===== flow/config.mk =====
export PLATFORM = sky130hd
export DESIGN_NAME = mpadd32_shift
export DESIGN_NICKNAME = mpadd32_shift
export VERILOG_FILES = /design/flow/design.v
export SDC_FILE = /design/flow/constraint.sdc
export NUM_CORES = 4
export LEC_CHECK = 0
export ABC_AREA = 0
export CAP_MARGIN = 20
export CORE_ASPECT_RATIO = 0.89
export CORE_MARGIN = 6
export CORE_UTILIZATION = 40
export CTS_CLUSTER_DIAMETER = 21
export CTS_CLUSTER_SIZE = 100
export GPL_ROUTABILITY_DRIVEN = 0
export GPL_TIMING_DRIVEN = 1
export MAX_ROUTING_LAYER = met4
export MIN_ROUTING_LAYER = met1
export SLEW_MARGIN = 35

===== flow/constraint.sdc =====
create_clock -name core_clock -period 5.0 [get_ports {CLK}]
set_input_delay 1.0000 -clock core_clock [delete_from_list [all_inputs] [get_ports {CLK}]]
set_output_delay 1.0000 -clock core_clock [all_outputs]
set_load 0.01 [all_outputs]

===== flow/design.v =====
`timescale 1ns/10ps
module mpadd32_shift (CLK, RST_N, s_out, a_in, b_in, write, start, ready);
	input CLK, RST_N;
	input [255:0] a_in, b_in;
	input write, start;
	output [256:0] s_out;
	output ready;
	reg [256:0] sum;
	reg [255:0] a, b;
	reg ready;
	reg [2:0] counter;
	reg carry;
	reg [31:0] a0;
	reg [31:0] a1;
	reg [31:0] a2;
	reg [31:0] a3;
	reg [31:0] a4;
	reg [31:0] a5;
	reg [31:0] a6;
	reg [31:0] a7;
	reg [31:0] b0;
	reg [31:0] b1;
	reg [31:0] b2;
	reg [31:0] b3;
	reg [31:0] b4;
	reg [31:0] b5;
	reg [31:0] b6;
	reg [31:0] b7;
	reg [31:0] s0;
	reg [31:0] s1;
	reg [31:0] s2;
	reg [31:0] s3;
	reg [31:0] s4;
	reg [31:0] s5;
	reg [31:0] s6;
	reg [32:0] s7;
	assign s_out = {s7, s6, s5, s4, s3, s2, s1, s0};
	always @(posedge CLK) begin
		if (~RST_N) begin
			ready <= 1'b0;
			counter <= 3'b000;
		end
		else begin
			if (start) begin
				{carry, s0} <= a0 + b0;
				counter <= counter + 3'b001;
				{a0,a1,a2,a3,a4,a5,a6,a7} <= {a1,a2,a3,a4,a5,a6,a7,32'b0};
				{b0,b1,b2,b3,b4,b5,b6,b7} <= {b1,b2,b3,b4,b5,b6,b7,32'b0};
			end
			else if (counter == 3'b001) begin
				{carry, s1} <= a0 + b0 + carry;
				counter <= counter + 3'b001;
				{a0,a1,a2,a3,a4,a5,a6,a7} <= {a1,a2,a3,a4,a5,a6,a7,32'b0};
				{b0,b1,b2,b3,b4,b5,b6,b7} <= {b1,b2,b3,b4,b5,b6,b7,32'b0};
			end 
			else if (counter == 3'b010) begin
				{carry, s2} <= a0 + b0 + carry;
				counter <= counter + 3'b001;
				{a0,a1,a2,a3,a4,a5,a6,a7} <= {a1,a2,a3,a4,a5,a6,a7,32'b0};
				{b0,b1,b2,b3,b4,b5,b6,b7} <= {b1,b2,b3,b4,b5,b6,b7,32'b0};
			end 
			else if (counter == 3'b011) begin
				{carry, s3} <= a0 + b0 + carry;
				counter <= counter + 3'b001;
				{a0,a1,a2,a3,a4,a5,a6,a7} <= {a1,a2,a3,a4,a5,a6,a7,32'b0};
				{b0,b1,b2,b3,b4,b5,b6,b7} <= {b1,b2,b3,b4,b5,b6,b7,32'b0};
			end 
			else if (counter == 3'b100) begin
				{carry, s4} <= a0 + b0 + carry;
				counter <= counter + 3'b001;
				{a0,a1,a2,a3,a4,a5,a6,a7} <= {a1,a2,a3,a4,a5,a6,a7,32'b0};
				{b0,b1,b2,b3,b4,b5,b6,b7} <= {b1,b2,b3,b4,b5,b6,b7,32'b0};
			end 
			else if (counter == 3'b101) begin
				{carry, s5} <= a0 + b0 + carry;
				counter <= counter + 3'b001;
				{a0,a1,a2,a3,a4,a5,a6,a7} <= {a1,a2,a3,a4,a5,a6,a7,32'b0};
				{b0,b1,b2,b3,b4,b5,b6,b7} <= {b1,b2,b3,b4,b5,b6,b7,32'b0};
			end 
			else if (counter == 3'b110) begin
				{carry, s6} <= a0 + b0 + carry;
				counter <= counter + 3'b001;
				{a0,a1,a2,a3,a4,a5,a6,a7} <= {a1,a2,a3,a4,a5,a6,a7,32'b0};
				{b0,b1,b2,b3,b4,b5,b6,b7} <= {b1,b2,b3,b4,b5,b6,b7,32'b0};
			end 
			else if (counter == 3'b111) begin
				s7 <= a0 + b0 + carry;
				{a0,a1,a2,a3,a4,a5,a6,a7} <= {a1,a2,a3,a4,a5,a6,a7,32'b0};
				{b0,b1,b2,b3,b4,b5,b6,b7} <= {b1,b2,b3,b4,b5,b6,b7,32'b0};
				counter <= 3'b000;
				ready <= 1'b1;
			end
			else begin
				if (write) begin
					a0 <= a_in[31:0];
	 				a1 <= a_in[63:32];
					a2 <= a_in[95:64];
					a3 <= a_in[127:96];
					a4 <= a_in[159:128];
					a5 <= a_in[191:160];
					a6 <= a_in[223:192];
					a7 <= a_in[255:224];
					b0 <= b_in[31:0];
	 				b1 <= b_in[63:32];
					b2 <= b_in[95:64];
					b3 <= b_in[127:96];
					b4 <= b_in[159:128];
					b5 <= b_in[191:160];
					b6 <= b_in[223:192];
					b7 <= b_in[255:224];
					counter <= 3'b000;
					carry <= 1'b0;
				end
				ready <= 1'b0;
			end
		end
	end
endmodule

===== flow/run.sh =====
#!/bin/bash
# the make line also repeats each setting of config.mk as NAME=value (left out here)
make -C /OpenROAD-flow-scripts/flow DESIGN_CONFIG=/design/flow/config.mk WORK_HOME=/design/flow/orfs CLKGATE_MAP_FILE= finish

==> results of run 1 <==
## final cells by class
cell class | count | share of cell area
Sequential cell | 774 | 0.474
Multi-Input combinational cell | 1833 | 0.175
Timing Repair Buffer | 799 | 0.165
Clock buffer | 271 | 0.122
Clock inverter | 166 | 0.0338
Tap cell | 1039 | 0.0265
Inverter | 30 | 0.00245
Antenna cell | 48 | 0.00245
## through the flow
stage,util,total power [uW]
after global routing,0.617,29300
after floorplan,-,12600
final,0.617,28000
after global placement,0.519,14400
after CTS,0.616,28300
after detailed placement,0.520,14500
## layer usage
metal / global-route usage / part of all wire
met3: 0.0811 / 0.084
met1: 0.259 / 0.38
met5: - / 0
met2: 0.397 / 0.51
met4: 0.0720 / 0.020
==> tab_implementation.tex, run 1 <==
% Generated from flow reports
\begin{tabular}{lr}
\hline
Metric & Value \\
\hline
\multicolumn{2}{l}{\textbf{Run status}} \\
Run status & finished clean \\
\multicolumn{2}{l}{\textbf{Final timing}} \\
Slew Limit Fails & 0 \\
Unrepaired setup endpoints after global routing & no \\
Worst hold slack & slightly below 0.5 ns \\
Final worst path period need & 4.33 ns \\
Setup violators final & 0 \\
Worst slew pin tran & just over 0.9 ns \\
Peak Freq & between 200 and 250 MHz \\
Sum of negative setup slack & 0 ns \\
Relative max-transition margin & 0.382 \\
Endpoints failing hold & 0 \\
Slack of the critical path & around 0.67 ns \\
Period utilisation layout & 0.865 \\
Post-Route Skew & roughly 0.056 ns \\
\multicolumn{2}{l}{\textbf{Global routing}} \\
Global route total overflow & 0 \\
Largest net degree at the start of global routing & approximately 200 \\
Antenna violations before repair & 47 \\
Overall track demand over capacity in global routing & 0.233 \\
Global-route wire length before repair & $\sim$150000 um \\
Vias in the first global route & $\sim$24k \\
\multicolumn{2}{l}{\textbf{Clock tree}} \\
Reg clk slew, reported paths & around 0.04 ns \\
H-tree Lvls & 4 \\
Count of hold-fix buffers inserted at cts & 0 \\
TritonCTS clock tree & yes \\
Maximum clock path buffer count & 3 \\
Clock latency reported for the late side of the worst-skew pair & 0.78 ns \\
Number of sinks on the clock net & around 770 \\
Number of instances resized during post-cts repair & 0 \\
Root Buffer & sky130\_fd\_sc\_hd\_\_clkbuf\_16 \\
TritonCTS Buffers & roughly 230 \\
Post-CTS setup buffer count & 0 \\
\multicolumn{2}{l}{\textbf{Worst setup path}} \\
Crit path max-delay cell type & sky130\_fd\_sc\_hd\_\_or4\_1 \\
Worst endpoint data arrival time & slightly below 5 ns \\
Gate family responsible for the most delay along the worst path & simple AND/OR/NAND/NOR gates \\
Worst-path maximum fanout & 7 \\
Crit start category & register \\
Beginning of the critical path & b0[0] \\
Required @ worst endpoint & approximately 5.5 ns \\
Flop-to-flop setup slack & 0.67 ns \\
End point of the critical path & s3[29] \\
Reg2reg path depth & 12 \\
Cell count along the critical path & 12 \\
Start of the worst register-to-register path & b0[0] \\
Buffer and inverter count on the worst path & 1 \\
Capturing point of the worst reg2reg path & s3[29] \\
Cell Chain, Critical Path & ha\_1 -> inv\_1 -> fa\_1 -> nand2b\_1 -> a21oi\_1 -> xor2\_1 -> nand4b\_1 -> nor4b\_1 -> nand3\_1 -> or4\_1 -> nor4\_1 -> xnor2\_1 \\
Longest individual stage delay on the worst path & around 0.62 ns \\
WS Path Type & register to register \\
Kind of end point of the critical path & register \\
\multicolumn{2}{l}{\textbf{Final layout}} \\
Final std cells w/o fill & between 4k and 5k \\
Area Growth Syn to Fin & 51.5\% \\
Number of nets in the layout & 4227 \\
Multi-input gate area in the final layout & around 0.0086 mm2 \\
Filler Cells Inserted & roughly 6.3k \\
Reg area & between 0.02 and 0.025 mm2 \\
Final non-filler cell area & between 0.04 and 0.05 mm2 \\
\multicolumn{2}{l}{\textbf{Synth}} \\
Post-synthesis cell area & 0.0323 mm2 \\
Sequential area share after synthesis & 0.717 \\
Leading cell types by count after synthesis & 1385 x sky130\_fd\_sc\_hd\_\_nand2\_1, 770 x sky130\_fd\_sc\_hd\_\_edfxtp\_1, 110 x sky130\_fd\_sc\_hd\_\_clkbuf\_1 \\
Synth Area in Simple Gates & 0.201 \\
Most common flop cell mapped by yosys & sky130\_fd\_sc\_hd\_\_edfxtp\_1 \\
Synthesized Nets & 3320 \\
Yosys-reported design area after synthesis & $\sim$0.032 mm2 \\
XORs/XNORs by Area & 0.0141 \\
Yosys Instances & around 2.8k \\
Fraction of synthesis flops using an asynchronous set or reset pin & 0 \\
Mean post-synth cell area & 11.7 um2 \\
Area fraction in compound gates after synthesis & 0.0298 \\
Count of yosys warnings during synthesis & 1 \\
Largest combinational cell category by area & simple AND/OR/NAND/NOR gates \\
Cell count after synthesis & $\sim$2.8k \\
Adder-cell area share of the yosys netlist & 0.0161 \\
Post-synth top area share & 0.715 \\
Count leader, synth & sky130\_fd\_sc\_hd\_\_nand2\_1 \\
Top cells by area, synth & sky130\_fd\_sc\_hd\_\_edfxtp\_1 71\%, sky130\_fd\_sc\_hd\_\_nand2\_1 16\%, sky130\_fd\_sc\_hd\_\_ha\_1 1.5\%, sky130\_fd\_sc\_hd\_\_and2\_1 1.4\%, sky130\_fd\_sc\_hd\_\_clkbuf\_1 1.3\% \\
Portion of netlist area occupied by mux cells & 0.00128 \\
Unique cell types & approximately 80 \\
Number of enable-type register cells in the synthesized netlist & slightly below 800 \\
Flops \& latches, synth & between 700 and 800 \\
Area leader, netlist & sky130\_fd\_sc\_hd\_\_edfxtp\_1 \\
\multicolumn{2}{l}{\textbf{Floorplanning}} \\
Core region area & 0.0794 mm2 \\
Chip area & 0.0878 mm2 \\
Cell Rows & $\sim$97 \\
Starting density of the core & 0.407 \\
Ports & a little under 800 \\
Die extent in x & approximately 310 um \\
Chip Height & between 200 and 300 um \\
\multicolumn{2}{l}{\textbf{Power and ir drop}} \\
Net switching power figure & roughly 7800 uW \\
Biggest power consumer among the groups & the clock network \\
Internal portion of total power & 20300 uW \\
Lkg Pwr & roughly 0.020 uW \\
Power consumed by the clock network & around 14000 uW \\
Clk pwr share & 0.487 \\
Part of the total power dissipated in combinational logic & 0.181 \\
Power drawn by the sequential cells & just over 9000 uW \\
Switching Share & 0.277 \\
Power Dens Cells & 572 mW/mm2 \\
Worst vdd ir & roughly 0.35 mV \\
Sequential share of power & 0.331 \\
Power in combinational cells & $\sim$5000 uW \\
\multicolumn{2}{l}{\textbf{Place}} \\
Post-placement setup slack & 0.647 ns \\
Input/output buffers & 773 \\
DP Wirelength & $\sim$76000 um \\
Placed insts & about 4.5k \\
Cell Area, Placed & 0.0413 mm2 \\
\multicolumn{2}{l}{\textbf{Drt}} \\
Wire length per cell & $\sim$21 um \\
Post-detailed-route DRC marker count & 0 \\
Total iterations of the first detailed-routing run & 5 \\
Antenna-violating nets left & 0 \\
Number of vias after detailed routing & between 20k and 25k \\
Post-DR vias/cell & $\sim$4.7 \\
Drt first-iter violations & roughly 1.6k \\
Routed wire length & about 100000 um \\
\multicolumn{2}{l}{\textbf{Worst hold path}} \\
Startpoint of the most critical hold path & b7[8] \\
WHS Endpoint & b6[8] \\
Worst hold path depth & 2 \\
Classification of the worst-slack hold path & register to register \\
\multicolumn{2}{l}{\textbf{Flow run}} \\
Log Warnings & between 40 and 50 \\
Max-capacitance violation count & 0 \\
\hline
\end{tabular}
==> run 2, diff against run 1 <==
Settings changed: ABC_AREA 0 to default, CORE_ASPECT_RATIO 0.89 to default, CORE_MARGIN 6 to 2, CORE_UTILIZATION 40 to 70, CTS_CLUSTER_DIAMETER 21 to 370, CTS_CLUSTER_SIZE 100 to 51, GPL_TIMING_DRIVEN 1 to default, MIN_ROUTING_LAYER met1 to default, PLACE_DENSITY_LB_ADDON from default to 0.0, SETUP_SLACK_MARGIN from default to -0.2, SLEW_MARGIN 35 to 20, TNS_END_PERCENT from default to 5.
Clock period 5.0 ns to 3.64 ns, I/O delays scaled along.
==> tab_implementation.tex, run 2 <==
% Table of physical implementation metrics
\begin{tabular}{lr}
\hline
Metric & Value \\
\hline
\multicolumn{2}{l}{\textbf{Run status}} \\
Run status & aborted with a tool error (was finished clean) \\
Last stage & 5\_1\_grt \\
\multicolumn{2}{l}{\textbf{Synth}} \\
Fraction of synthesis flops using an asynchronous set or reset pin & 0 (unchanged) \\
Number of enable-type register cells in the synthesized netlist & 770 (unchanged) \\
Adder-cell area share of the yosys netlist & 0.0161 (unchanged) \\
Post-synthesis cell area & 0.0323 mm2 (unchanged) \\
Count leader, synth & sky130\_fd\_sc\_hd\_\_nand2\_1 (unchanged) \\
Portion of netlist area occupied by mux cells & 0.00128 (unchanged) \\
Leading cell types by count after synthesis & 1385 x sky130\_fd\_sc\_hd\_\_nand2\_1, 770 x sky130\_fd\_sc\_hd\_\_edfxtp\_1, 110 x sky130\_fd\_sc\_hd\_\_clkbuf\_1 (unchanged) \\
Top cells by area, synth & sky130\_fd\_sc\_hd\_\_edfxtp\_1 71\%, sky130\_fd\_sc\_hd\_\_nand2\_1 16\%, sky130\_fd\_sc\_hd\_\_ha\_1 1.5\%, sky130\_fd\_sc\_hd\_\_and2\_1 1.4\%, sky130\_fd\_sc\_hd\_\_clkbuf\_1 1.3\% (unchanged) \\
Yosys-reported design area after synthesis & 0.0323 mm2 (unchanged) \\
Post-synth top area share & 0.715 (unchanged) \\
Area leader, netlist & sky130\_fd\_sc\_hd\_\_edfxtp\_1 (unchanged) \\
Largest combinational cell category by area & simple AND/OR/NAND/NOR gates (unchanged) \\
Yosys Instances & 2763 (unchanged) \\
Cell count after synthesis & 2763 (unchanged) \\
Synthesized Nets & 3320 (unchanged) \\
Flops \& latches, synth & 774 (unchanged) \\
Area fraction in compound gates after synthesis & 0.0298 (unchanged) \\
Count of yosys warnings during synthesis & 1 (unchanged) \\
Sequential area share after synthesis & 0.717 (unchanged) \\
Most common flop cell mapped by yosys & sky130\_fd\_sc\_hd\_\_edfxtp\_1 (unchanged) \\
Synth Area in Simple Gates & 0.201 (unchanged) \\
XORs/XNORs by Area & 0.0141 (unchanged) \\
Mean post-synth cell area & 11.7 um2 (unchanged) \\
Unique cell types & 79 (unchanged) \\
\multicolumn{2}{l}{\textbf{Place}} \\
DP Wirelength & 83300 um (was 76500 um) \\
Placed insts & 4114 (was 4475) \\
Input/output buffers & 773 (unchanged) \\
\multicolumn{2}{l}{\textbf{Floorplanning}} \\
Chip area & 0.0479 mm2 (was 0.0878 mm2) \\
Ports & 774 (unchanged) \\
Core region area & 0.0455 mm2 (was 0.0794 mm2) \\
Die extent in x & 219 um (was 313 um) \\
Chip Height & 219 um (was 280 um) \\
Cell Rows & 78 (was 97) \\
Starting density of the core & 0.711 (was 0.407) \\
\multicolumn{2}{l}{\textbf{Clock tree}} \\
Maximum clock path buffer count & 3 (unchanged) \\
Root Buffer & sky130\_fd\_sc\_hd\_\_clkbuf\_16 (unchanged) \\
TritonCTS Buffers & 19 (was 232) \\
Number of sinks on the clock net & 774 (unchanged) \\
H-tree Lvls & 1 (was 4) \\
\hline
\end{tabular}
==> run 2: stage by stage <==
step           setup TNS [ns]  worst slack, ns  hold WS (ns)  instance area (um2)  power [uW]
2_1_floorplan        -2931.52            -5.60         0.491                32400       17300
3_3_place_gp            -6.79           -0.244         0.495                41400       19800
3_5_place_dp           -42.85           -0.863         0.498                41400       20700
4_1_cts                -36.68           -0.452         0.474                42300       24600
==> run 2: timing repair <==
item,CTS
buffers inserted,9
hold buffers,0
resized,59
pin swaps,11
setup endpoints to repair,149
==> run 3, diff against run 2 <==
Settings changed: CORE_UTILIZATION 70 to 66, CTS_CLUSTER_DIAMETER 370 to default, CTS_CLUSTER_SIZE 51 to 42, GPL_ROUTABILITY_DRIVEN 0 to default, PLACE_DENSITY_LB_ADDON 0.0 to default, SETUP_SLACK_MARGIN -0.2 to 1.0, TNS_END_PERCENT 5 to default.
Clock period 3.64 ns to 3.6 ns, I/O delays scaled along.
==> tab_implementation.tex, run 3 <==
% Table of physical implementation metrics
\begin{tabular}{lr}
\hline
Metric & Value \\
\hline
\multicolumn{2}{l}{\textbf{Clock tree}} \\
Root Buffer & sky130\_fd\_sc\_hd\_\_clkbuf\_16 (unchanged) \\
Number of sinks on the clock net & 774 (unchanged) \\
H-tree Lvls & 3 (was 1) \\
Count of hold-fix buffers inserted at cts & 0 (unchanged) \\
Maximum clock path buffer count & 3 (unchanged) \\
TritonCTS Buffers & 77 (was 19) \\
\multicolumn{2}{l}{\textbf{Floorplanning}} \\
Cell Rows & 81 (was 78) \\
Die extent in x & 225 um (was 219 um) \\
Core region area & 0.0486 mm2 (was 0.0455 mm2) \\
Starting density of the core & 0.665 (was 0.711) \\
Chip Height & 225 um (was 219 um) \\
Chip area & 0.0508 mm2 (was 0.0479 mm2) \\
Ports & 774 (unchanged) \\
\multicolumn{2}{l}{\textbf{Synth}} \\
Sequential area share after synthesis & 0.717 (unchanged) \\
Cell count after synthesis & 2763 (unchanged) \\
Portion of netlist area occupied by mux cells & 0.00128 (unchanged) \\
Flops \& latches, synth & 774 (unchanged) \\
Fraction of synthesis flops using an asynchronous set or reset pin & 0 (unchanged) \\
Area leader, netlist & sky130\_fd\_sc\_hd\_\_edfxtp\_1 (unchanged) \\
Number of enable-type register cells in the synthesized netlist & 770 (unchanged) \\
Yosys Instances & 2763 (unchanged) \\
Area fraction in compound gates after synthesis & 0.0298 (unchanged) \\
Synthesized Nets & 3320 (unchanged) \\
XORs/XNORs by Area & 0.0141 (unchanged) \\
Unique cell types & 79 (unchanged) \\
Count leader, synth & sky130\_fd\_sc\_hd\_\_nand2\_1 (unchanged) \\
Top cells by area, synth & sky130\_fd\_sc\_hd\_\_edfxtp\_1 71\%, sky130\_fd\_sc\_hd\_\_nand2\_1 16\%, sky130\_fd\_sc\_hd\_\_ha\_1 1.5\%, sky130\_fd\_sc\_hd\_\_and2\_1 1.4\%, sky130\_fd\_sc\_hd\_\_clkbuf\_1 1.3\% (unchanged) \\
Post-synthesis cell area & 0.0323 mm2 (unchanged) \\
Yosys-reported design area after synthesis & 0.0323 mm2 (unchanged) \\
Mean post-synth cell area & 11.7 um2 (unchanged) \\
Most common flop cell mapped by yosys & sky130\_fd\_sc\_hd\_\_edfxtp\_1 (unchanged) \\
Count of yosys warnings during synthesis & 1 (unchanged) \\
Post-synth top area share & 0.715 (unchanged) \\
Largest combinational cell category by area & simple AND/OR/NAND/NOR gates (unchanged) \\
Adder-cell area share of the yosys netlist & 0.0161 (unchanged) \\
Synth Area in Simple Gates & 0.201 (unchanged) \\
Leading cell types by count after synthesis & 1385 x sky130\_fd\_sc\_hd\_\_nand2\_1, 770 x sky130\_fd\_sc\_hd\_\_edfxtp\_1, 110 x sky130\_fd\_sc\_hd\_\_clkbuf\_1 (unchanged) \\
\multicolumn{2}{l}{\textbf{Place}} \\
Input/output buffers & 773 (unchanged) \\
Final Wtd Congestion & $\sim$1 \\
Placed insts & 4151 (was 4114) \\
Post-placement setup slack & -0.387 ns (was -0.863 ns) \\
DP Wirelength & 77100 um (was 83300 um) \\
Cell Area, Placed & 0.0417 mm2 (was 0.0414 mm2) \\
\multicolumn{2}{l}{\textbf{Run status}} \\
Run status & aborted with a tool error (unchanged) \\
Last stage & 5\_1\_grt (unchanged) \\
\hline
\end{tabular}
## run 3: timing repair
action / in CTS
buffers inserted: 39
cloned: 2
setup endpoints to repair: 1271
pin swaps: 48
endpoints found under the hold margin: 0
resized: 133
## run 3: metrics by stage
stage	hold slack, ns	util
4_1_cts	0.514	0.930
2_1_floorplan	0.491	-
3_3_place_gp	0.494	0.857
3_5_place_dp	0.499	0.857
==> run 4, diff against run 3 <==
Settings changed: ABC_AREA from default to 0, CELL_PAD_IN_SITES_GLOBAL_PLACEMENT from default to 1, CORE_ASPECT_RATIO from default to 1.62, CORE_UTILIZATION 66 to 65, CTS_CLUSTER_DIAMETER from default to 377, CTS_CLUSTER_SIZE 42 to default, GPL_ROUTABILITY_DRIVEN from default to 1, HOLD_SLACK_MARGIN from default to -0.06, MAX_ROUTING_LAYER met4 to default, MIN_ROUTING_LAYER from default to met1, PLACE_DENSITY_LB_ADDON from default to 0.23, SETUP_SLACK_MARGIN 1.0 to 2.03.
Clock period 3.6 ns to 8.07 ns, I/O delays scaled along.
==> tab_implementation.tex, run 4 <==
% Table of physical implementation metrics
\begin{tabular}{lr}
\hline
Metric & Value \\
\hline
\multicolumn{2}{l}{\textbf{Synth}} \\
Top cells by area, synth & sky130\_fd\_sc\_hd\_\_edfxtp\_1 71\%, sky130\_fd\_sc\_hd\_\_nand2\_1 16\%, sky130\_fd\_sc\_hd\_\_ha\_1 1.5\%, sky130\_fd\_sc\_hd\_\_and2\_1 1.4\%, sky130\_fd\_sc\_hd\_\_clkbuf\_1 1.3\% (unchanged) \\
Number of enable-type register cells in the synthesized netlist & 770 (unchanged) \\
Area leader, netlist & sky130\_fd\_sc\_hd\_\_edfxtp\_1 (unchanged) \\
Count leader, synth & sky130\_fd\_sc\_hd\_\_nand2\_1 (unchanged) \\
Post-synthesis cell area & 0.0323 mm2 (unchanged) \\
Fraction of synthesis flops using an asynchronous set or reset pin & 0 (unchanged) \\
Count of yosys warnings during synthesis & 1 (unchanged) \\
Leading cell types by count after synthesis & 1385 x sky130\_fd\_sc\_hd\_\_nand2\_1, 770 x sky130\_fd\_sc\_hd\_\_edfxtp\_1, 110 x sky130\_fd\_sc\_hd\_\_clkbuf\_1 (unchanged) \\
Cell count after synthesis & 2763 (unchanged) \\
XORs/XNORs by Area & 0.0141 (unchanged) \\
Portion of netlist area occupied by mux cells & 0.00128 (unchanged) \\
Sequential area share after synthesis & 0.717 (unchanged) \\
Post-synth top area share & 0.715 (unchanged) \\
Most common flop cell mapped by yosys & sky130\_fd\_sc\_hd\_\_edfxtp\_1 (unchanged) \\
Yosys-reported design area after synthesis & 0.0323 mm2 (unchanged) \\
Synthesized Nets & 3320 (unchanged) \\
Synth Area in Simple Gates & 0.201 (unchanged) \\
Flops \& latches, synth & 774 (unchanged) \\
Unique cell types & 79 (unchanged) \\
Largest combinational cell category by area & simple AND/OR/NAND/NOR gates (unchanged) \\
Yosys Instances & 2763 (unchanged) \\
Mean post-synth cell area & 11.7 um2 (unchanged) \\
Adder-cell area share of the yosys netlist & 0.0161 (unchanged) \\
Area fraction in compound gates after synthesis & 0.0298 (unchanged) \\
\multicolumn{2}{l}{\textbf{Floorplanning}} \\
Chip area & 0.0516 mm2 (was 0.0508 mm2) \\
Starting density of the core & 0.654 (was 0.665) \\
Core region area & 0.0494 mm2 (was 0.0486 mm2) \\
Die extent in x & 179 um (was 225 um) \\
Ports & 774 (unchanged) \\
Chip Height & 288 um (was 225 um) \\
Cell Rows & 104 (was 81) \\
\multicolumn{2}{l}{\textbf{Run status}} \\
Run-stopping error & [ERROR FLW-0024] Place density exceeds 1.0 (current PLACE\_DENSITY\_LB\_ADDON =  0.23). Please check if the value of  PLACE\_DENSITY\_LB\_ADDON is between 0 and 0.99. \\
Run status & aborted with a tool error (unchanged) \\
Last stage & 3\_3\_place\_gp (was 5\_1\_grt) \\
\hline
\end{tabular}
==> run 5, diff against run 4 <==
Settings changed: ABC_AREA 0 to 1, CAP_MARGIN 20 to 15, CELL_PAD_IN_SITES_GLOBAL_PLACEMENT 1 to default, CORE_ASPECT_RATIO 1.62 to default, CORE_UTILIZATION 65 to 72, CTS_CLUSTER_DIAMETER 377 to 398, CTS_CLUSTER_SIZE from default to 98, GPL_ROUTABILITY_DRIVEN 1 to default, HOLD_SLACK_MARGIN -0.06 to default, MIN_ROUTING_LAYER met1 to default, PLACE_DENSITY from default to 0.37, PLACE_DENSITY_LB_ADDON 0.23 to default, SETUP_SLACK_MARGIN 2.03 to -0.15, TNS_END_PERCENT from default to 10.
Clock period 8.07 ns to 3.35 ns, I/O delays scaled along.
==> tab_implementation.tex, run 5 <==
% Table of physical implementation metrics
\begin{tabular}{lr}
\hline
Metric & Value \\
\hline
\multicolumn{2}{l}{\textbf{Synth}} \\
Synth Area in Simple Gates & 0.236 (was 0.201) \\
Adder-cell area share of the yosys netlist & 0.0156 (was 0.0161) \\
Count of yosys warnings during synthesis & 1 (unchanged) \\
Yosys-reported design area after synthesis & 0.0334 mm2 (was 0.0323 mm2) \\
Top cells by area, synth & sky130\_fd\_sc\_hd\_\_edfxtp\_1 69\%, sky130\_fd\_sc\_hd\_\_nand2\_1 19\%, sky130\_fd\_sc\_hd\_\_inv\_1 2.8\%, sky130\_fd\_sc\_hd\_\_nor2\_1 1.6\%, sky130\_fd\_sc\_hd\_\_ha\_1 1.5\% (was sky130\_fd\_sc\_hd\_\_edfxtp\_1 71\%, sky130\_fd\_sc\_hd\_\_nand2\_1 16\%, sky130\_fd\_sc\_hd\_\_ha\_1 1.5\%, sky130\_fd\_sc\_hd\_\_and2\_1 1.4\%, sky130\_fd\_sc\_hd\_\_clkbuf\_1 1.3\%) \\
Flops \& latches, synth & 774 (unchanged) \\
XORs/XNORs by Area & 0.00498 (was 0.0141) \\
Area leader, netlist & sky130\_fd\_sc\_hd\_\_edfxtp\_1 (unchanged) \\
Post-synthesis cell area & 0.0334 mm2 (was 0.0323 mm2) \\
Yosys Instances & 3195 (was 2763) \\
Area fraction in compound gates after synthesis & 0.00498 (was 0.0298) \\
Unique cell types & 36 (was 79) \\
Mean post-synth cell area & 10.5 um2 (was 11.7 um2) \\
Post-synth top area share & 0.692 (was 0.715) \\
Count leader, synth & sky130\_fd\_sc\_hd\_\_nand2\_1 (unchanged) \\
Number of enable-type register cells in the synthesized netlist & 770 (unchanged) \\
Sequential area share after synthesis & 0.694 (was 0.717) \\
Leading cell types by count after synthesis & 1649 x sky130\_fd\_sc\_hd\_\_nand2\_1, 770 x sky130\_fd\_sc\_hd\_\_edfxtp\_1, 253 x sky130\_fd\_sc\_hd\_\_inv\_1 (was 1385 x sky130\_fd\_sc\_hd\_\_nand2\_1, 770 x sky130\_fd\_sc\_hd\_\_edfxtp\_1, 110 x sky130\_fd\_sc\_hd\_\_clkbuf\_1) \\
Cell count after synthesis & 3195 (was 2763) \\
Most common flop cell mapped by yosys & sky130\_fd\_sc\_hd\_\_edfxtp\_1 (unchanged) \\
Portion of netlist area occupied by mux cells & 0 (was 0.00128) \\
Synthesized Nets & 3752 (was 3320) \\
Fraction of synthesis flops using an asynchronous set or reset pin & 0 (unchanged) \\
Largest combinational cell category by area & simple AND/OR/NAND/NOR gates (unchanged) \\
\multicolumn{2}{l}{\textbf{Floorplanning}} \\
Starting density of the core & 0.734 (was 0.654) \\
Chip area & 0.0482 mm2 (was 0.0516 mm2) \\
Die extent in x & 219 um (was 179 um) \\
Cell Rows & 78 (was 104) \\
Core region area & 0.0456 mm2 (was 0.0494 mm2) \\
Chip Height & 219 um (was 288 um) \\
Ports & 774 (unchanged) \\
\multicolumn{2}{l}{\textbf{Clock tree}} \\
H-tree Lvls & 1 \\
TritonCTS Buffers & 11 \\
Number of sinks on the clock net & a little under 800 \\
Root Buffer & sky130\_fd\_sc\_hd\_\_clkbuf\_16 \\
Maximum clock path buffer count & 3 \\
\multicolumn{2}{l}{\textbf{Place}} \\
Final Wtd Congestion & about 1.1 \\
Post-placement setup slack & -0.205 ns \\
DP Wirelength & around 88000 um \\
Placed insts & 4513 \\
Input/output buffers & 773 \\
\multicolumn{2}{l}{\textbf{Run status}} \\
Run-stopping error & [ERROR GRT-0232] Routing congestion too high. Check the congestion heatmap in the GUI. (was [ERROR FLW-0024] Place density exceeds 1.0 (current PLACE\_DENSITY\_LB\_ADDON =  0.23). Please check if the value of  PLACE\_DENSITY\_LB\_ADDON is between 0 and 0.99.) \\
Last stage & 5\_1\_grt (was 3\_3\_place\_gp) \\
Run status & aborted with a tool error (unchanged) \\
\multicolumn{2}{l}{\textbf{Global routing}} \\
Overall track demand over capacity in global routing & 0.746 \\
Global route total overflow & $\sim$100 \\
\hline
\end{tabular}
==> run 5: per-layer routing <==
| layer | track usage | overflow |
|---|---|---|
| met5 | 0.352 | 0 |
| met1 | 0.728 | 2 |
| met4 | 0.716 | 41 |
| met3 | 0.597 | 9 |
| met2 | 0.931 | 48 |
==> run 5: stage by stage <==
step | cell area (um2) | utilization | power, uW | hold slack [ns]
3_3_place_gp | 42200 | 0.927 | 26400 | 0.476
2_1_floorplan | 33500 | - | 22700 | 0.467
4_1_cts | 42600 | 0.936 | 31000 | 0.544
3_5_place_dp | 42200 | 0.927 | 27700 | 0.496
==> run 5: what timing repair did <==
item,in CTS
resized,19
pin swaps,2
setup buffers,1
hold buffers,0
endpoints found under the setup margin,135
==> run 6, diff against run 5 <==
Settings changed: CAP_MARGIN 15 to 20, CORE_UTILIZATION 72 to 67, CTS_CLUSTER_DIAMETER 398 to 370, CTS_CLUSTER_SIZE 98 to 51, MAX_ROUTING_LAYER from default to met4, PLACE_DENSITY 0.37 to default, SETUP_SLACK_MARGIN -0.15 to 0.65, TNS_END_PERCENT 10 to 5.
Clock period 3.35 ns to 2.51 ns, I/O delays scaled along.
==> tab_implementation.tex, run 6 <==
% Table of physical implementation metrics
\begin{tabular}{lr}
\hline
Metric & Value \\
\hline
\multicolumn{2}{l}{\textbf{Floorplanning}} \\
Chip Height & 227 um (was 219 um) \\
Die extent in x & 227 um (was 219 um) \\
Core region area & 0.0491 mm2 (was 0.0456 mm2) \\
Cell Rows & 81 (was 78) \\
Starting density of the core & 0.682 (was 0.734) \\
Ports & 774 (unchanged) \\
Chip area & 0.0517 mm2 (was 0.0482 mm2) \\
\multicolumn{2}{l}{\textbf{Synth}} \\
Largest combinational cell category by area & simple AND/OR/NAND/NOR gates (unchanged) \\
Adder-cell area share of the yosys netlist & 0.0156 (unchanged) \\
Yosys-reported design area after synthesis & 0.0334 mm2 (unchanged) \\
Leading cell types by count after synthesis & 1649 x sky130\_fd\_sc\_hd\_\_nand2\_1, 770 x sky130\_fd\_sc\_hd\_\_edfxtp\_1, 253 x sky130\_fd\_sc\_hd\_\_inv\_1 (unchanged) \\
Cell count after synthesis & 3195 (unchanged) \\
Flops \& latches, synth & 774 (unchanged) \\
Sequential area share after synthesis & 0.694 (unchanged) \\
Synthesized Nets & 3752 (unchanged) \\
Yosys Instances & 3195 (unchanged) \\
Top cells by area, synth & sky130\_fd\_sc\_hd\_\_edfxtp\_1 69\%, sky130\_fd\_sc\_hd\_\_nand2\_1 19\%, sky130\_fd\_sc\_hd\_\_inv\_1 2.8\%, sky130\_fd\_sc\_hd\_\_nor2\_1 1.6\%, sky130\_fd\_sc\_hd\_\_ha\_1 1.5\% (unchanged) \\
Post-synth top area share & 0.692 (unchanged) \\
Area fraction in compound gates after synthesis & 0.00498 (unchanged) \\
Post-synthesis cell area & 0.0334 mm2 (unchanged) \\
Count of yosys warnings during synthesis & 1 (unchanged) \\
Synth Area in Simple Gates & 0.236 (unchanged) \\
Unique cell types & 36 (unchanged) \\
Portion of netlist area occupied by mux cells & 0 (unchanged) \\
Mean post-synth cell area & 10.5 um2 (unchanged) \\
Most common flop cell mapped by yosys & sky130\_fd\_sc\_hd\_\_edfxtp\_1 (unchanged) \\
Fraction of synthesis flops using an asynchronous set or reset pin & 0 (unchanged) \\
Number of enable-type register cells in the synthesized netlist & 770 (unchanged) \\
Count leader, synth & sky130\_fd\_sc\_hd\_\_nand2\_1 (unchanged) \\
Area leader, netlist & sky130\_fd\_sc\_hd\_\_edfxtp\_1 (unchanged) \\
XORs/XNORs by Area & 0.00498 (unchanged) \\
\multicolumn{2}{l}{\textbf{Place}} \\
Final Wtd Congestion & 1.05 (was 1.12) \\
DP Wirelength & 88800 um (was 88100 um) \\
Post-placement setup slack & -0.905 ns (was -0.205 ns) \\
Input/output buffers & 773 (unchanged) \\
Placed insts & 4746 (was 4513) \\
\multicolumn{2}{l}{\textbf{Clock tree}} \\
TritonCTS Buffers & 19 (was 11) \\
Root Buffer & sky130\_fd\_sc\_hd\_\_clkbuf\_16 (unchanged) \\
Count of hold-fix buffers inserted at cts & 0 (unchanged) \\
Number of sinks on the clock net & 774 (unchanged) \\
H-tree Lvls & 1 (unchanged) \\
Maximum clock path buffer count & 3 (unchanged) \\
\multicolumn{2}{l}{\textbf{Run status}} \\
Run status & aborted with a tool error (unchanged) \\
Last stage & 5\_1\_grt (unchanged) \\
\hline
\end{tabular}
-- run 6: metrics by stage --
stage	total power [uW]	area [um2]	setup TNS, ns	hold slack, ns
4_1_cts	46300	45600	-52.30	0.474
3_3_place_gp	37900	43800	-70.26	0.476
3_5_place_dp	39300	43800	-114.12	0.496
2_1_floorplan	30200	33500	-3726.91	0.467
-- run 6: repair_timing --
action	4_1_cts
setup buffers	25
resized	220
setup endpoints to repair	1688
gates cloned	0
pin swaps	47
==> run 7, diff against run 6 <==
Settings changed: ABC_AREA 1 to default, CELL_PAD_IN_SITES_DETAIL_PLACEMENT from default to 2, CELL_PAD_IN_SITES_GLOBAL_PLACEMENT from default to 1, CORE_UTILIZATION 67 to 56, CTS_CLUSTER_DIAMETER 370 to default, CTS_CLUSTER_SIZE 51 to 31, HOLD_SLACK_MARGIN from default to -0.03, MAX_ROUTING_LAYER met4 to default, SETUP_SLACK_MARGIN 0.65 to default, TNS_END_PERCENT 5 to 70.
Clock period 2.51 ns to 7.17 ns, I/O delays scaled along.
==> tab_implementation.tex, run 7 <==
% Table of physical implementation metrics
\begin{tabular}{lr}
\hline
Metric & Value \\
\hline
\multicolumn{2}{l}{\textbf{Synth}} \\
Synth Area in Simple Gates & 0.201 (was 0.236) \\
Top cells by area, synth & sky130\_fd\_sc\_hd\_\_edfxtp\_1 71\%, sky130\_fd\_sc\_hd\_\_nand2\_1 16\%, sky130\_fd\_sc\_hd\_\_ha\_1 1.5\%, sky130\_fd\_sc\_hd\_\_and2\_1 1.4\%, sky130\_fd\_sc\_hd\_\_clkbuf\_1 1.3\% (was sky130\_fd\_sc\_hd\_\_edfxtp\_1 69\%, sky130\_fd\_sc\_hd\_\_nand2\_1 19\%, sky130\_fd\_sc\_hd\_\_inv\_1 2.8\%, sky130\_fd\_sc\_hd\_\_nor2\_1 1.6\%, sky130\_fd\_sc\_hd\_\_ha\_1 1.5\%) \\
Post-synthesis cell area & 0.0323 mm2 (was 0.0334 mm2) \\
Largest combinational cell category by area & simple AND/OR/NAND/NOR gates (unchanged) \\
Adder-cell area share of the yosys netlist & 0.0161 (was 0.0156) \\
Synthesized Nets & 3320 (was 3752) \\
Unique cell types & 79 (was 36) \\
Cell count after synthesis & 2763 (was 3195) \\
Area fraction in compound gates after synthesis & 0.0298 (was 0.00498) \\
Post-synth top area share & 0.715 (was 0.692) \\
Yosys-reported design area after synthesis & 0.0323 mm2 (was 0.0334 mm2) \\
XORs/XNORs by Area & 0.0141 (was 0.00498) \\
Mean post-synth cell area & 11.7 um2 (was 10.5 um2) \\
Most common flop cell mapped by yosys & sky130\_fd\_sc\_hd\_\_edfxtp\_1 (unchanged) \\
Yosys Instances & 2763 (was 3195) \\
Flops \& latches, synth & 774 (unchanged) \\
Count of yosys warnings during synthesis & 1 (unchanged) \\
Fraction of synthesis flops using an asynchronous set or reset pin & 0 (unchanged) \\
Area leader, netlist & sky130\_fd\_sc\_hd\_\_edfxtp\_1 (unchanged) \\
Number of enable-type register cells in the synthesized netlist & 770 (unchanged) \\
Leading cell types by count after synthesis & 1385 x sky130\_fd\_sc\_hd\_\_nand2\_1, 770 x sky130\_fd\_sc\_hd\_\_edfxtp\_1, 110 x sky130\_fd\_sc\_hd\_\_clkbuf\_1 (was 1649 x sky130\_fd\_sc\_hd\_\_nand2\_1, 770 x sky130\_fd\_sc\_hd\_\_edfxtp\_1, 253 x sky130\_fd\_sc\_hd\_\_inv\_1) \\
Portion of netlist area occupied by mux cells & 0.00128 (was 0) \\
Sequential area share after synthesis & 0.717 (was 0.694) \\
Count leader, synth & sky130\_fd\_sc\_hd\_\_nand2\_1 (unchanged) \\
\multicolumn{2}{l}{\textbf{Place}} \\
Input/output buffers & 773 (unchanged) \\
Final Wtd Congestion & 0.925 (was 1.05) \\
\multicolumn{2}{l}{\textbf{Run status}} \\
Last stage & 3\_5\_place\_dp (was 5\_1\_grt) \\
Run status & aborted with a tool error (unchanged) \\
Run-stopping error & Error: detail\_place.tcl, 38 bad optional access \\
\multicolumn{2}{l}{\textbf{Floorplanning}} \\
Core region area & 0.0574 mm2 (was 0.0491 mm2) \\
Ports & 774 (unchanged) \\
Chip Height & 244 um (was 227 um) \\
Starting density of the core & 0.564 (was 0.682) \\
Die extent in x & 244 um (was 227 um) \\
Chip area & 0.0597 mm2 (was 0.0517 mm2) \\
Cell Rows & 88 (was 81) \\
\hline
\end{tabular}
[run 7: per-stage QoR]
| stage | power (uW) | TNS, ns | area [um2] |
|---|---|---|---|
| floorplan | 8770 | -1409.36 | 32400 |
| global placement | 9840 | 0 | 40700 |
==> run 8, diff against run 7 <==
Settings changed: ABC_AREA from default to 0, CAP_MARGIN 20 to 35, CELL_PAD_IN_SITES_DETAIL_PLACEMENT 2 to 0, CELL_PAD_IN_SITES_GLOBAL_PLACEMENT 1 to default, CORE_MARGIN 2 to 9, CORE_UTILIZATION 56 to 69, CTS_CLUSTER_SIZE 31 to default, GPL_ROUTABILITY_DRIVEN from default to 0, HOLD_SLACK_MARGIN -0.03 to default, MAX_ROUTING_LAYER from default to met5, SLEW_MARGIN 20 to 40, TNS_END_PERCENT 70 to 30.
Clock period 7.17 ns to 2.95 ns, I/O delays scaled along.
==> tab_implementation.tex, run 8 <==
% Table of physical implementation metrics
\begin{tabular}{lr}
\hline
Metric & Value \\
\hline
\multicolumn{2}{l}{\textbf{Floorplanning}} \\
Chip area & 0.0550 mm2 (was 0.0597 mm2) \\
Starting density of the core & 0.705 (was 0.564) \\
Chip Height & 234 um (was 244 um) \\
Ports & 774 (unchanged) \\
Cell Rows & 78 (was 88) \\
Die extent in x & 234 um (was 244 um) \\
Core region area & 0.0459 mm2 (was 0.0574 mm2) \\
\multicolumn{2}{l}{\textbf{Synth}} \\
Adder-cell area share of the yosys netlist & 0.0161 (unchanged) \\
Synth Area in Simple Gates & 0.201 (unchanged) \\
Area fraction in compound gates after synthesis & 0.0298 (unchanged) \\
Leading cell types by count after synthesis & 1385 x sky130\_fd\_sc\_hd\_\_nand2\_1, 770 x sky130\_fd\_sc\_hd\_\_edfxtp\_1, 110 x sky130\_fd\_sc\_hd\_\_clkbuf\_1 (unchanged) \\
Fraction of synthesis flops using an asynchronous set or reset pin & 0 (unchanged) \\
Sequential area share after synthesis & 0.717 (unchanged) \\
Flops \& latches, synth & 774 (unchanged) \\
Largest combinational cell category by area & simple AND/OR/NAND/NOR gates (unchanged) \\
Post-synthesis cell area & 0.0323 mm2 (unchanged) \\
Area leader, netlist & sky130\_fd\_sc\_hd\_\_edfxtp\_1 (unchanged) \\
Post-synth top area share & 0.715 (unchanged) \\
Mean post-synth cell area & 11.7 um2 (unchanged) \\
Yosys Instances & 2763 (unchanged) \\
Count of yosys warnings during synthesis & 1 (unchanged) \\
Synthesized Nets & 3320 (unchanged) \\
Unique cell types & 79 (unchanged) \\
Portion of netlist area occupied by mux cells & 0.00128 (unchanged) \\
XORs/XNORs by Area & 0.0141 (unchanged) \\
Number of enable-type register cells in the synthesized netlist & 770 (unchanged) \\
Yosys-reported design area after synthesis & 0.0323 mm2 (unchanged) \\
Count leader, synth & sky130\_fd\_sc\_hd\_\_nand2\_1 (unchanged) \\
Most common flop cell mapped by yosys & sky130\_fd\_sc\_hd\_\_edfxtp\_1 (unchanged) \\
Top cells by area, synth & sky130\_fd\_sc\_hd\_\_edfxtp\_1 71\%, sky130\_fd\_sc\_hd\_\_nand2\_1 16\%, sky130\_fd\_sc\_hd\_\_ha\_1 1.5\%, sky130\_fd\_sc\_hd\_\_and2\_1 1.4\%, sky130\_fd\_sc\_hd\_\_clkbuf\_1 1.3\% (unchanged) \\
Cell count after synthesis & 2763 (unchanged) \\
\multicolumn{2}{l}{\textbf{Run status}} \\
Run status & aborted with a tool error (unchanged) \\
Run-stopping error & [ERROR DPL-0038] Utilization greater than 100\%, impossible to legalize (was Error: detail\_place.tcl, 38 bad optional access) \\
Last stage & 4\_1\_cts (was 3\_5\_place\_dp) \\
\multicolumn{2}{l}{\textbf{Place}} \\
Input/output buffers & 773 (unchanged) \\
Post-placement setup slack & -1.15 ns \\
Placed insts & between 4k and 5k \\
DP Wirelength & $\sim$89000 um \\
\hline
\end{tabular}
-- run 8: through the flow --
step,TNS [ns],instance area (um2)
floorplan,-3360.53,32400
global placement,-84.26,42500
detailed placement,-124.76,42500
==> run 9, diff against run 8 <==
Settings changed: ABC_AREA 0 to default, CAP_MARGIN 35 to 20, CELL_PAD_IN_SITES_DETAIL_PLACEMENT 0 to default, CORE_MARGIN 9 to 2, CORE_UTILIZATION 69 to 58, CTS_CLUSTER_SIZE from default to 45, GPL_ROUTABILITY_DRIVEN 0 to default, HOLD_SLACK_MARGIN from default to 0.3, MAX_ROUTING_LAYER met5 to default, SLEW_MARGIN 40 to 20, TNS_END_PERCENT 30 to default.
Clock period 2.95 ns to 2.51 ns, I/O delays scaled along.
==> tab_implementation.tex, run 9 <==
% Generated from flow reports
\begin{tabular}{lr}
\hline
Metric & Value \\
\hline
\multicolumn{2}{l}{\textbf{Run status}} \\
Run status & complete, but fails checks (was aborted with a tool error) \\
List of failed layout checks & setup timing \\
\multicolumn{2}{l}{\textbf{Worst setup path}} \\
Worst endpoint data arrival time & $\sim$4.7 ns \\
Worst-path maximum fanout & 4 \\
Cell Chain, Critical Path & ha\_4 -> o211ai\_1 -> o211ai\_1 -> buf\_4 -> buf\_4 -> a21oi\_4 -> xnor2\_2 -> and3b\_2 -> nand3\_2 -> buf\_6 -> nor4b\_4 -> buf\_4 -> buf\_6 -> buf\_4 -> buf\_6 -> nand3\_4 -> o41ai\_2 \\
Flop-to-flop setup slack & -1.78 ns \\
Cell count along the critical path & 17 \\
Longest individual stage delay on the worst path & 0.48 ns \\
Critical Path Most Common Cell & sky130\_fd\_sc\_hd\_\_buf\_4 \\
Reg2reg path depth & 17 \\
WS Path Type & register to register \\
End point of the critical path & carry \\
Gate family responsible for the most delay along the worst path & AND-OR/OR-AND gates \\
Crit start category & register \\
Crit path max-delay cell type & sky130\_fd\_sc\_hd\_\_o211ai\_1 \\
Required @ worst endpoint & about 2.9 ns \\
Start of the worst register-to-register path & a0[2] \\
Buffer and inverter count on the worst path & 7 \\
Capturing point of the worst reg2reg path & carry \\
Kind of end point of the critical path & register \\
Beginning of the critical path & a0[2] \\
\multicolumn{2}{l}{\textbf{Final timing}} \\
Worst hold slack & 0.499 ns \\
Slew Limit Fails & 0 \\
Period utilisation layout & 1.71 \\
Post-Route Skew & $\sim$0.045 ns \\
Relative max-transition margin & 0.343 \\
Worst slew pin tran & 0.970 ns \\
Final worst path period need & between 4 and 5 ns \\
Peak Freq & between 200 and 250 MHz \\
Endpoints failing hold & 0 \\
Setup violators final & $\sim$1.2k \\
Slack of the critical path & -1.78 ns \\
Unrepaired setup endpoints after global routing & yes \\
Sum of negative setup slack & -290.61 ns \\
\multicolumn{2}{l}{\textbf{Floorplanning}} \\
Chip area & 0.0577 mm2 (was 0.0550 mm2) \\
Ports & 774 (unchanged) \\
Starting density of the core & 0.587 (was 0.705) \\
Core region area & 0.0551 mm2 (was 0.0459 mm2) \\
Chip Height & 240 um (was 234 um) \\
Die extent in x & 240 um (was 234 um) \\
Cell Rows & 86 (was 78) \\
\multicolumn{2}{l}{\textbf{Worst hold path}} \\
Classification of the worst-slack hold path & register to register \\
WHS Endpoint & a1[18] \\
Startpoint of the most critical hold path & a2[18] \\
Worst hold path depth & 2 \\
\multicolumn{2}{l}{\textbf{Synth}} \\
Cell count after synthesis & 2763 (unchanged) \\
Fraction of synthesis flops using an asynchronous set or reset pin & 0 (unchanged) \\
Synthesized Nets & 3320 (unchanged) \\
Leading cell types by count after synthesis & 1385 x sky130\_fd\_sc\_hd\_\_nand2\_1, 770 x sky130\_fd\_sc\_hd\_\_edfxtp\_1, 110 x sky130\_fd\_sc\_hd\_\_clkbuf\_1 (unchanged) \\
Area fraction in compound gates after synthesis & 0.0298 (unchanged) \\
Number of enable-type register cells in the synthesized netlist & 770 (unchanged) \\
Unique cell types & 79 (unchanged) \\
Sequential area share after synthesis & 0.717 (unchanged) \\
Area leader, netlist & sky130\_fd\_sc\_hd\_\_edfxtp\_1 (unchanged) \\
Most common flop cell mapped by yosys & sky130\_fd\_sc\_hd\_\_edfxtp\_1 (unchanged) \\
XORs/XNORs by Area & 0.0141 (unchanged) \\
Count leader, synth & sky130\_fd\_sc\_hd\_\_nand2\_1 (unchanged) \\
Yosys-reported design area after synthesis & 0.0323 mm2 (unchanged) \\
Post-synthesis cell area & 0.0323 mm2 (unchanged) \\
Adder-cell area share of the yosys netlist & 0.0161 (unchanged) \\
Synth Area in Simple Gates & 0.201 (unchanged) \\
Portion of netlist area occupied by mux cells & 0.00128 (unchanged) \\
Mean post-synth cell area & 11.7 um2 (unchanged) \\
Flops \& latches, synth & 774 (unchanged) \\
Count of yosys warnings during synthesis & 1 (unchanged) \\
Top cells by area, synth & sky130\_fd\_sc\_hd\_\_edfxtp\_1 71\%, sky130\_fd\_sc\_hd\_\_nand2\_1 16\%, sky130\_fd\_sc\_hd\_\_ha\_1 1.5\%, sky130\_fd\_sc\_hd\_\_and2\_1 1.4\%, sky130\_fd\_sc\_hd\_\_clkbuf\_1 1.3\% (unchanged) \\
Largest combinational cell category by area & simple AND/OR/NAND/NOR gates (unchanged) \\
Post-synth top area share & 0.715 (unchanged) \\
Yosys Instances & 2763 (unchanged) \\
\multicolumn{2}{l}{\textbf{Power and ir drop}} \\
Sequential share of power & 0.404 \\
Clk pwr share & 0.236 \\
Internal portion of total power & 30700 uW \\
Worst vdd ir & around 0.6 mV \\
Power in combinational cells & $\sim$17000 uW \\
Power Dens Cells & a little under 1000 mW/mm2 \\
Part of the total power dissipated in combinational logic & 0.360 \\
Switching Share & 0.331 \\
Power consumed by the clock network & approximately 11000 uW \\
Power drawn by the sequential cells & around 19000 uW \\
Biggest power consumer among the groups & registers \\
Lkg Pwr & 0.0192 uW \\
Net switching power figure & 15200 uW \\
\multicolumn{2}{l}{\textbf{Clock tree}} \\
TritonCTS clock tree & yes \\
Reg clk slew, reported paths & $\sim$0.08 ns \\
Number of sinks on the clock net & just under 800 \\
Count of hold-fix buffers inserted at cts & 0 \\
H-tree Lvls & 3 \\
Clock latency reported for the late side of the worst-skew pair & around 0.64 ns \\
Root Buffer & sky130\_fd\_sc\_hd\_\_clkbuf\_16 \\
Maximum clock path buffer count & 3 \\
TritonCTS Buffers & $\sim$76 \\
\multicolumn{2}{l}{\textbf{Final layout}} \\
Multi-input gate area in the final layout & 0.0100 mm2 \\
Number of nets in the layout & roughly 4.4k \\
Area Growth Syn to Fin & 47.2\% \\
Filler Cells Inserted & about 2.6k \\
Reg area & between 0.02 and 0.025 mm2 \\
Final non-filler cell area & around 0.048 mm2 \\
Post-layout util & 0.864 \\
\multicolumn{2}{l}{\textbf{Drt}} \\
Antenna-violating nets left & 0 \\
Routed wire length & between 100000 and 150000 um \\
Total iterations of the first detailed-routing run & 6 \\
Number of vias after detailed routing & around 27k \\
Wire length per cell & about 26 um \\
Post-detailed-route DRC marker count & 0 \\
Post-DR vias/cell & 5.71 \\
Drt first-iter violations & between 2k and 3k \\
\multicolumn{2}{l}{\textbf{Flow run}} \\
Max-capacitance violation count & 0 \\
Log Warnings & 38 \\
\multicolumn{2}{l}{\textbf{Global routing}} \\
Vias in the first global route & 25.8k \\
Overall track demand over capacity in global routing & 0.386 \\
Global route total overflow & 0 \\
Antenna violations before repair & slightly below 50 \\
Global-route wire length before repair & between 150000 and 200000 um \\
Largest net degree at the start of global routing & around 100 \\
\multicolumn{2}{l}{\textbf{Place}} \\
Input/output buffers & 773 (unchanged) \\
DP Wirelength & 77100 um (was 89300 um) \\
Final Wtd Congestion & 0.968 \\
Cell Area, Placed & 0.0433 mm2 (was 0.0425 mm2) \\
\hline
\end{tabular}
==> run 9: final cells by class <==
type,instances,area share
Sequential cell,774,0.488
Timing Repair Buffer,1104,0.231
Multi-Input combinational cell,1833,0.211
Clock buffer,99,0.0427
Tap cell,748,0.0197
Clock inverter,28,0.00386
Inverter,30,0.00260
Antenna cell,37,0.00194
==> run 9: repair_timing <==
item,in CTS,in global routing
setup buffers,46,33
pin swaps,53,63
gates cloned,0,0
resized,187,101
endpoints found under the setup margin,204,606
==> run 9: layer usage <==
metal,GRT usage,up-vias,wire [um]
met4,0.232,28,9100
li1,-,11500,-
met2,0.672,1940,59800
met1,0.423,12500,37700
met3,0.105,569,12400
met5,0.00433,-,183
==> run 9: per-stage QoR <==
step	worst slack (ns)	std cells	total power, uW
2_1_floorplan	-6.69	2763	25300
3_3_place_gp	-1.16	4428	30700
3_5_place_dp	-1.30	4428	31300
4_1_cts	-1.19	4598	43600
5_1_grt	-1.79	4649	47300
6_report	-1.78	4653	45900
==> run 10, diff against run 9 <==
Settings changed: CORE_UTILIZATION 58 to 66, CTS_CLUSTER_DIAMETER from default to 316, CTS_CLUSTER_SIZE 45 to default, HOLD_SLACK_MARGIN 0.3 to default, SETUP_SLACK_MARGIN from default to -0.2, TNS_END_PERCENT from default to 5.
Clock period 2.51 ns to 2.54 ns, I/O delays scaled along.
==> tab_implementation.tex, run 10 <==
% Table of physical implementation metrics
\begin{tabular}{lr}
\hline
Metric & Value \\
\hline
\multicolumn{2}{l}{\textbf{Synth}} \\
Post-synthesis cell area & 0.0323 mm2 (unchanged) \\
Top cells by area, synth & sky130\_fd\_sc\_hd\_\_edfxtp\_1 71\%, sky130\_fd\_sc\_hd\_\_nand2\_1 16\%, sky130\_fd\_sc\_hd\_\_ha\_1 1.5\%, sky130\_fd\_sc\_hd\_\_and2\_1 1.4\%, sky130\_fd\_sc\_hd\_\_clkbuf\_1 1.3\% (unchanged) \\
Area leader, netlist & sky130\_fd\_sc\_hd\_\_edfxtp\_1 (unchanged) \\
Adder-cell area share of the yosys netlist & 0.0161 (unchanged) \\
XORs/XNORs by Area & 0.0141 (unchanged) \\
Leading cell types by count after synthesis & 1385 x sky130\_fd\_sc\_hd\_\_nand2\_1, 770 x sky130\_fd\_sc\_hd\_\_edfxtp\_1, 110 x sky130\_fd\_sc\_hd\_\_clkbuf\_1 (unchanged) \\
Yosys-reported design area after synthesis & 0.0323 mm2 (unchanged) \\
Most common flop cell mapped by yosys & sky130\_fd\_sc\_hd\_\_edfxtp\_1 (unchanged) \\
Fraction of synthesis flops using an asynchronous set or reset pin & 0 (unchanged) \\
Synth Area in Simple Gates & 0.201 (unchanged) \\
Cell count after synthesis & 2763 (unchanged) \\
Count leader, synth & sky130\_fd\_sc\_hd\_\_nand2\_1 (unchanged) \\
Post-synth top area share & 0.715 (unchanged) \\
Portion of netlist area occupied by mux cells & 0.00128 (unchanged) \\
Number of enable-type register cells in the synthesized netlist & 770 (unchanged) \\
Flops \& latches, synth & 774 (unchanged) \\
Area fraction in compound gates after synthesis & 0.0298 (unchanged) \\
Mean post-synth cell area & 11.7 um2 (unchanged) \\
Synthesized Nets & 3320 (unchanged) \\
Unique cell types & 79 (unchanged) \\
Largest combinational cell category by area & simple AND/OR/NAND/NOR gates (unchanged) \\
Count of yosys warnings during synthesis & 1 (unchanged) \\
Yosys Instances & 2763 (unchanged) \\
Sequential area share after synthesis & 0.717 (unchanged) \\
\multicolumn{2}{l}{\textbf{Run status}} \\
Run-stopping error & [ERROR GRT-0232] Routing congestion too high. Check the congestion heatmap in the GUI. \\
Run status & aborted with a tool error (was complete, but fails checks) \\
Last stage & 5\_1\_grt \\
\multicolumn{2}{l}{\textbf{Floorplanning}} \\
Starting density of the core & 0.665 (was 0.587) \\
Chip Height & 225 um (was 240 um) \\
Die extent in x & 225 um (was 240 um) \\
Chip area & 0.0508 mm2 (was 0.0577 mm2) \\
Ports & 774 (unchanged) \\
Core region area & 0.0486 mm2 (was 0.0551 mm2) \\
Cell Rows & 81 (was 86) \\
\multicolumn{2}{l}{\textbf{Clock tree}} \\
TritonCTS Buffers & 75 (was 76) \\
Number of sinks on the clock net & 774 (unchanged) \\
Maximum clock path buffer count & 3 (unchanged) \\
H-tree Lvls & 3 (unchanged) \\
Root Buffer & sky130\_fd\_sc\_hd\_\_clkbuf\_16 (unchanged) \\
Count of hold-fix buffers inserted at cts & 0 (unchanged) \\
\multicolumn{2}{l}{\textbf{Place}} \\
Input/output buffers & 773 (unchanged) \\
DP Wirelength & 81600 um (was 77100 um) \\
Final Wtd Congestion & 0.987 (was 0.968) \\
Placed insts & 4284 (was 4428) \\
\multicolumn{2}{l}{\textbf{Global routing}} \\
Global route total overflow & a little under 90 \\
Overall track demand over capacity in global routing & 0.755 \\
\hline
\end{tabular}
[run 10: repair_timing]
item	in CTS
setup buffers	11
pin swaps	32
setup endpoints to repair	203
cloned	0
resized	129
[run 10: stage by stage]
stage	setup slack [ns]	total power [uW]	hold slack [ns]	setup TNS, ns	instance area (um2)
after floorplan	-6.66	24800	0.491	-3669.16	32400
after global placement	-1.36	29800	0.495	-166.41	42800
after detailed placement	-1.65	30800	0.498	-217.67	42800
after CTS	-1.33	43500	0.499	-167.22	45900
[run 10: routing by layer]
| metal | overflow | track usage |
|---|---|---|
| met4 | 35 | 0.811 |
| met3 | 6 | 0.595 |
| met5 | 0 | 0.277 |
| met2 | 48 | 0.937 |
| met1 | 0 | 0.721 |
==> run 11, diff against run 10 <==
Settings changed: CORE_UTILIZATION 66 to 70, CTS_CLUSTER_DIAMETER 316 to default, MAX_ROUTING_LAYER from default to met4, PLACE_DENSITY_LB_ADDON from default to 0.0, SETUP_SLACK_MARGIN -0.2 to 1.23, TNS_END_PERCENT 5 to default.
Clock period 2.54 ns to 4.25 ns, I/O delays scaled along.
==> tab_implementation.tex, run 11 <==
% Table of physical implementation metrics
\begin{tabular}{lr}
\hline
Metric & Value \\
\hline
\multicolumn{2}{l}{\textbf{Run status}} \\
Run status & aborted with a tool error (unchanged) \\
Last stage & 4\_1\_cts (was 5\_1\_grt) \\
Run-stopping error & [ERROR DPL-0033] detailed placement checks failed during check placement. (was [ERROR GRT-0232] Routing congestion too high. Check the congestion heatmap in the GUI.) \\
\multicolumn{2}{l}{\textbf{Floorplanning}} \\
Chip area & 0.0479 mm2 (was 0.0508 mm2) \\
Ports & 774 (unchanged) \\
Die extent in x & 219 um (was 225 um) \\
Core region area & 0.0455 mm2 (was 0.0486 mm2) \\
Chip Height & 219 um (was 225 um) \\
Cell Rows & 78 (was 81) \\
Starting density of the core & 0.711 (was 0.665) \\
\multicolumn{2}{l}{\textbf{Synth}} \\
Yosys-reported design area after synthesis & 0.0323 mm2 (unchanged) \\
Area leader, netlist & sky130\_fd\_sc\_hd\_\_edfxtp\_1 (unchanged) \\
Mean post-synth cell area & 11.7 um2 (unchanged) \\
XORs/XNORs by Area & 0.0141 (unchanged) \\
Area fraction in compound gates after synthesis & 0.0298 (unchanged) \\
Adder-cell area share of the yosys netlist & 0.0161 (unchanged) \\
Synth Area in Simple Gates & 0.201 (unchanged) \\
Yosys Instances & 2763 (unchanged) \\
Unique cell types & 79 (unchanged) \\
Count of yosys warnings during synthesis & 1 (unchanged) \\
Most common flop cell mapped by yosys & sky130\_fd\_sc\_hd\_\_edfxtp\_1 (unchanged) \\
Synthesized Nets & 3320 (unchanged) \\
Portion of netlist area occupied by mux cells & 0.00128 (unchanged) \\
Cell count after synthesis & 2763 (unchanged) \\
Leading cell types by count after synthesis & 1385 x sky130\_fd\_sc\_hd\_\_nand2\_1, 770 x sky130\_fd\_sc\_hd\_\_edfxtp\_1, 110 x sky130\_fd\_sc\_hd\_\_clkbuf\_1 (unchanged) \\
Post-synthesis cell area & 0.0323 mm2 (unchanged) \\
Largest combinational cell category by area & simple AND/OR/NAND/NOR gates (unchanged) \\
Number of enable-type register cells in the synthesized netlist & 770 (unchanged) \\
Fraction of synthesis flops using an asynchronous set or reset pin & 0 (unchanged) \\
Post-synth top area share & 0.715 (unchanged) \\
Count leader, synth & sky130\_fd\_sc\_hd\_\_nand2\_1 (unchanged) \\
Top cells by area, synth & sky130\_fd\_sc\_hd\_\_edfxtp\_1 71\%, sky130\_fd\_sc\_hd\_\_nand2\_1 16\%, sky130\_fd\_sc\_hd\_\_ha\_1 1.5\%, sky130\_fd\_sc\_hd\_\_and2\_1 1.4\%, sky130\_fd\_sc\_hd\_\_clkbuf\_1 1.3\% (unchanged) \\
Flops \& latches, synth & 774 (unchanged) \\
Sequential area share after synthesis & 0.717 (unchanged) \\
\multicolumn{2}{l}{\textbf{Place}} \\
DP Wirelength & 79600 um (was 81600 um) \\
Input/output buffers & 773 (unchanged) \\
Post-placement setup slack & -0.0971 ns (was -1.65 ns) \\
Placed insts & 4042 (was 4284) \\
Final Wtd Congestion & 1.06 (was 0.987) \\
\hline
\end{tabular}
==> run 11: stage by stage <==
stage          TNS (ns)  cell area [um2]
2_1_floorplan  -2605.40            32600
3_3_place_gp          0            40900
3_5_place_dp      -1.94            40900
Power and IR drop assume default switching activity.
